## gioco
module gioco(
	i_ani_stb,														 
	i_clk,															 
	i_rst,															 
	i_animate,														 
	i_dx, 															 
	i_sx,																 
	i_start,															 
	o_x1_pal, o_x2_pal,											 
	o_y1_pal, o_y2_pal,
	o_x1_nav, o_x2_nav,											 
	o_y1_nav, o_y2_nav,
	bri1,bri2,bri3,bri4,bri5,bri6,bri7,bri8,bri9,bri10, 
	ok, ko,															 
	ff_life															 
);
clock: 14.2 ns
lec_check: 0
cap_margin: 25
cell_pad_in_sites_detail_placement: 2
core_margin: 2
core_utilization: 62
cts_cluster_size: 21
gpl_routability_driven: 0
hold_slack_margin: 0.26
max_routing_layer: met4
min_routing_layer: met2
place_density: 0.46
setup_slack_margin: 1.92
slew_margin: 10
run.sh (not shown) runs the stock make flow with config.mk's settings and CLKGATE_MAP_FILE=.
The first run never finished: it broke off in 3_5_place_dp.
Then changed:
Settings changed: CAP_MARGIN 25 to 20, CELL_PAD_IN_SITES_DETAIL_PLACEMENT 2 to unset, CORE_UTILIZATION 62 to 58, CTS_CLUSTER_SIZE 21 to unset, GPL_ROUTABILITY_DRIVEN 0 to unset, HOLD_SLACK_MARGIN 0.26 to unset, MAX_ROUTING_LAYER met4 to unset, MIN_ROUTING_LAYER met2 to unset, PLACE_DENSITY 0.46 to unset, SETUP_SLACK_MARGIN 1.92 to unset, SLEW_MARGIN 10 to 20.
Clock period 14.2 ns to 12.0 ns, I/O delays scaled along.
This time the run finished but failed the layout checks on negative setup slack.
Die size is higher by 6.7%.
Synthesized cell count stays the same.
Synthesized area stays the same.

---

run A:
Starting RTL as in the previous note.
Settings: LEC_CHECK=0, ABC_AREA=0, CAP_MARGIN=20, CORE_MARGIN=2, CORE_UTILIZATION=72, CTS_CLUSTER_DIAMETER=366, CTS_CLUSTER_SIZE=99, GPL_ROUTABILITY_DRIVEN=0, PLACE_DENSITY=0.42, SLEW_MARGIN=20, TNS_END_PERCENT=10; clock period 13.0 ns.
Run A did not run to completion, as it errored out during clock tree synthesis.
What run B does differently from run A at the input level:
- PLACE_DENSITY no longer set, was 0.42
- CTS_CLUSTER_SIZE no longer set, was 99
- PLACE_DENSITY_LB_ADDON now 0.02, previously not set
- ABC_AREA now 1, was 0
- CTS_CLUSTER_DIAMETER no longer set, was 366
- SLEW_MARGIN now 25, was 20
- TNS_END_PERCENT no longer set, was 10
- the clock period (ns, I/O delays scaled along) now 10.9, was 13.0
--- outcome ---
Going from run A to run B, cell total in the yosys stat output grows by 31%. Run B failed in detailed placement with DPL-0033. When the final numbers for run A and run B were put side by side, the fraction of synthesized cell area in xor and xnor cells turned out to be smaller in run B. Cmp run B vs run A: area share of and-or/or-and cells after synthesis lower in run B. Compared with run A, run B shows a lower part of the Yosys area used for sequential elements. Run B against run A: synthesized area increased by 840 um2 relative to the old numbers; chip area in the Yosys report increased by 840 um2 relative to the old numbers; synthesized cell count picked up an extra 31%. From run A to run B the numbers moved as follows: average cell area after synthesis fell 1.3 um2; horizontal die size rose 2.9%.
The following lists how run C was set up differently from run B:
- CTS_CLUSTER_DIAMETER now 366, previously not set
- PLACE_DENSITY now 0.42, previously not set
- PLACE_DENSITY_LB_ADDON no longer set, was 0.02
- SLEW_MARGIN now 20, was 25
- CTS_CLUSTER_SIZE now 99, previously not set
- TNS_END_PERCENT now 10, previously not set
- the clock period (ns, I/O delays scaled along) now 13.0, was 10.9
==> comparison <==
Run C did not make it past clock tree synthesis, where a tool error ended it.
Re chip area from the yosys synthesis statistics: no difference whatsoever between run C and run B.
Per the comparison of run C with run B, async set-or-reset flop fraction in the synthesized netlist stayed essentially flat; number of nets at floorplan did not really move.
What run D does differently from run C at the input level:
- CTS_CLUSTER_SIZE no longer set, was 99
- MIN_ROUTING_LAYER now met2, previously not set
- ABC_AREA no longer set, was 1
- PLACE_DENSITY no longer set, was 0.42
- GPL_ROUTABILITY_DRIVEN no longer set, was 0
- TNS_END_PERCENT no longer set, was 10
- CTS_CLUSTER_DIAMETER no longer set, was 366
- the clock period (ns, I/O delays scaled along) now 24.0, was 13.0
Findings:
- Run D: it failed with a tool error in global routing, so there are no final results.
- The post-synth area from yosys stat of run D is lower than that of run C.
- Relative to run C, fraction of the mapped netlist area in simple logic gates has gone down in run D.
- Run C → run D: mean instance size in the synthesized netlist now sits higher; mux contribution to synthesized area now sits higher; area after synthesis now sits lower; floorplan core density now sits higher; core footprint now sits lower.
- Instance area after placement on run D is down relative to run C.
- Going from run C to run D, the post-synthesis xor/xnor area fraction was found to have gone up by 5.6 points.
- Against run C, run D reports a number of distinct standard cells referenced by the synthesized netlist that is higher.
- In run D relative to run C, die outline height had gone down by a few percent.
